== try-maple ==
==> flow/design.v (excerpt) <==
module bdm(
	input clk,
	input rst,
	input bkgd_in,
	output bkgd_out,
	output bkgd_is_high_z,
	output mcu_pwr,
	output mcu_vpp,
	input do_read,
	input do_write,
	input do_start_mcu,
	input do_stop_mcu,
	input do_delay,
	input do_echo_test,
	input do_enable_vpp,
	input do_disable_vpp,
	input do_echo_sync_value,
	input do_resync,
	input [7:0] data_in,
	output [7:0] data_out,
	output ready,
	output reg valid,
	output [3:0] debug
);
For scale: ~1,400 cells after synthesis, roughly 200 flip-flops.
==> flow/config.mk <==
export PLATFORM = sky130hd
export DESIGN_NAME = bdm
export DESIGN_NICKNAME = bdm
export VERILOG_FILES = /design/flow/design.v
export SDC_FILE = /design/flow/constraint.sdc
export NUM_CORES = 4
export LEC_CHECK = 0
export ABC_AREA = 0
export CAP_MARGIN = 20
export CORE_MARGIN = 2
export CORE_UTILIZATION = 72
export CTS_CLUSTER_DIAMETER = 95
export CTS_CLUSTER_SIZE = 14
export SETUP_SLACK_MARGIN = 0.27
export SLEW_MARGIN = 20
==> flow/constraint.sdc <==
create_clock -name core_clock -period 2.31 [get_ports {clk}]
set_input_delay 0.4620 -clock core_clock [delete_from_list [all_inputs] [get_ports {clk}]]
set_output_delay 0.4620 -clock core_clock [all_outputs]
set_load 0.01 [all_outputs]
run.sh (not shown) runs the stock make flow with config.mk's settings and CLKGATE_MAP_FILE=.
Run status, try-maple: aborted in global routing, error DPL-0038
Relative to try-maple, the following input files were edited for try-umber:
- CORE_UTILIZATION: 72 -> 40
- ABC_AREA: 0 -> unset
- CTS_CLUSTER_SIZE: 14 -> unset
- SETUP_SLACK_MARGIN: 0.27 -> unset
- CTS_CLUSTER_DIAMETER: 95 -> unset
- the clock period (ns, I/O delays scaled along): 2.31 -> 5.0
### Flow results
try-umber has completed all stages; timing, DRC and antenna checks passed.
try-umber and try-maple ended up with nearly the same number of H-tree levels.
Summary of the comparison: number of placed instances with taps included is higher in try-umber, relative to try-maple.
Diff try-maple..try-umber | hold buffer count at CTS | unchanged
On chip footprint, the higher figure sits with try-umber, not try-maple.
Changes in try-willow relative to try-umber:
- SETUP_SLACK_MARGIN newly set to 0.31
- ABC_AREA newly set to 0
- CTS_CLUSTER_DIAMETER newly set to 89
- CORE_UTILIZATION changed from 40 to 72
- the clock period (ns, I/O delays scaled along) changed from 5.0 to 2.27
On mapped cell area, try-umber and try-willow are neck and neck. Seen in the log of try-willow: DPL-0038 during global routing, after which the run never completed. Summary — half-perimeter wire length after detailed placement, try-willow relative to try-umber: higher, by about 9%. On die size, the higher figure sits with try-umber, not try-willow.
Modified inputs, try-yarrow compared to try-willow
- a deleted SETUP_SLACK_MARGIN that had been 0.31
- a deleted CTS_CLUSTER_DIAMETER that had been 89
- a change of ABC_AREA from 0 to 1
- a change of the clock period (ns, I/O delays scaled along) from 2.27 to 2.8
Notes after the runs:
try-yarrow reached the end of the flow, and the finished layout is clean on the timing, DRC and antenna checks. Diff try-willow -> try-yarrow | post-synth area from yosys stat | up by more than 10%. Die: try-yarrow bigger than try-willow. Of try-willow and try-yarrow, try-willow shows the higher area fraction in mux cells, with try-yarrow below it. Placeable core region: try-yarrow > try-willow. Number of distinct standard cells referenced by the synthesized netlist (try-yarrow / try-willow): 0.69. From try-willow to try-yarrow the numbers moved as follows: sequential share of the synthesized area now smaller; number of buffers created by CTS picked up an extra about 4.5%. Compared with try-willow, try-yarrow shows a higher width of the die. From try-yarrow to try-willow, tally of buffers added on design ports did not move at all.
#### Input delta (try-cedar over try-yarrow)
- CORE_UTILIZATION: 72 -> 23
- ABC_AREA: 1 -> unset
- the clock period (ns, I/O delays scaled along): 2.8 -> 4.08
Results
In summary, try-cedar completed successfully, with a layout that passed the timing, DRC and antenna checks.
In try-cedar, the fraction of the cycle the final worst path needs came out 6.2 points below the value in try-yarrow.
try-cedar against try-yarrow: peak supply drop fell by about 50%; total number of tap cells has increased.
A startpoint of the worst setup timing path of sync_controller.sync_count[0] is what try-yarrow shows, while do_write belongs to try-cedar.
Inputs modified between try-cedar and try-sierra:
- putting CTS_CLUSTER_SIZE at 36 where nothing was set
- swapping 23 for 70 in CORE_UTILIZATION
- swapping 4.08 for 2.72 in the clock period (ns, I/O delays scaled along)
==> results <==
Layout checks on try-sierra: not met. Flow itself completed; violations: setup timing. Measured against try-cedar, the leakage power total of try-sierra comes out at 1.07 times the reference value. Number of instances on the worst hold path in try-sierra vs try-cedar: down 2. Relative to try-cedar, the cell count measured on try-sierra has decreased by more than 10%. [compare] base=try-cedar new=try-sierra: worst path required time fell 0.15 ns; cell area moved down; post-placement cell area now sits at about the same level; chip footprint went down 66%.

---

== job 2458 ==
Starting RTL as in the previous note.
## bdm
module bdm(
	input clk,
	input rst,
	input bkgd_in,
	output bkgd_out,
	output bkgd_is_high_z,
	output mcu_pwr,
	output mcu_vpp,
	input do_read,
	input do_write,
	input do_start_mcu,
	input do_stop_mcu,
	input do_delay,
	input do_echo_test,
	input do_enable_vpp,
	input do_disable_vpp,
	input do_echo_sync_value,
	input do_resync,
	input [7:0] data_in,
	output [7:0] data_out,
	output ready,
	output reg valid,
	output [3:0] debug
);
reg [7:0] echo_data;
wire [31:0] sync_count;
wire sync_is_sending;
wire [4:0] sync_debug;
reg sync_start;
wire sync_ready;
wire startup_start;
reg startup_stop;
wire startup_is_sending, startup_ready;
wire bdc_is_sending, bdc_ready;
wire [7:0] bdc_data_out;
wire bdc_read_data, bdc_send_data;
wire hold_commands_in_reset;
assign hold_commands_in_reset = 1'd0;  
wire bdc_clk_pulse;
reg [3:0] state;
reg [7:0] delay_counter;
startup_controller startup_controller(
	.clk(clk),
	.rst(rst || hold_commands_in_reset),
	.start(startup_start),
	.stop(startup_stop),
	.mcu_pwr(mcu_pwr),
	.is_sending(startup_is_sending),
	.ready(startup_ready)
);
sync_controller sync_controller(
	.clk(clk),
	.rst(rst || hold_commands_in_reset || do_stop_mcu || do_resync),
	.bkgd_in(bkgd_in),
	.is_sending(sync_is_sending),
	.start_sync(sync_start),
	.sync_length(sync_count),
	.sync_length_is_ready(),
	.ready(sync_ready),
	.debug(sync_debug)
);
reg set_bdc_pulse_gen;
bdc_clk_pulse_generator bdc_clk_pulse_generator(
	.clk(clk),
	.rst(rst || hold_commands_in_reset),
	.bdc_clk_pulse(bdc_clk_pulse),
	.sync_length(sync_count),
	.set_sync_length(set_bdc_pulse_gen)
);
bdc_interface bdc_interface(
	.clk(clk),
	.rst(rst || hold_commands_in_reset),
	.is_sending(bdc_is_sending),
	.bkgd_in(bkgd_in),
	.tgt_clk_pulse(bdc_clk_pulse),
	.data_in(data_in),
	.send_data(bdc_send_data),
  ...
==> flow/config.mk <==
export PLATFORM = sky130hd
export DESIGN_NAME = bdm
export DESIGN_NICKNAME = bdm
export VERILOG_FILES = /design/flow/design.v
export SDC_FILE = /design/flow/constraint.sdc
export NUM_CORES = 4
export LEC_CHECK = 0
export ABC_AREA = 1
export CAP_MARGIN = 20
export CORE_MARGIN = 2
export CORE_UTILIZATION = 72
export CTS_CLUSTER_DIAMETER = 400
export CTS_CLUSTER_SIZE = 98
export SETUP_SLACK_MARGIN = 0.56
export SLEW_MARGIN = 20
export TNS_END_PERCENT = 10
==> flow/constraint.sdc <==
create_clock -name core_clock -period 2.26 [get_ports {clk}]
set_input_delay 0.4520 -clock core_clock [delete_from_list [all_inputs] [get_ports {clk}]]
set_output_delay 0.4520 -clock core_clock [all_outputs]
set_load 0.01 [all_outputs]
5_1_grt: job 2458 exited with error
Edits applied to the flow inputs when going from job 2458 to job 1332:
Settings: removing CTS_CLUSTER_SIZE (formerly 98); changing CAP_MARGIN from 20 to 5; removing TNS_END_PERCENT (formerly 10); changing CTS_CLUSTER_DIAMETER from 400 to 96; removing SETUP_SLACK_MARGIN (formerly 0.56); changing the clock period (ns, I/O delays scaled along) from 2.26 to 2.29.
Notes after the runs:
Job 1332 went all the way through the flow, and no timing, DRC or antenna check failed. Post-synthesis register bit count came out exactly the same in job 1332 and job 2458. In job 1332 the final weighted congestion in routability-driven placement turned out 0.024 higher than in job 2458. In the reports for job 1332 and job 2458, the smaller pre-CTS worst setup slack belongs to job 2458. Job 2458 -> job 1332: post-synthesis simple-gate area fraction delta 0, exact match. Taking job 2458 as the reference, in job 1332 post-cts gate resize count moved down, width of the die held, placed standard-cell area shows a reduction of 0.49%.
Power is estimated from default activity; no workload was simulated.
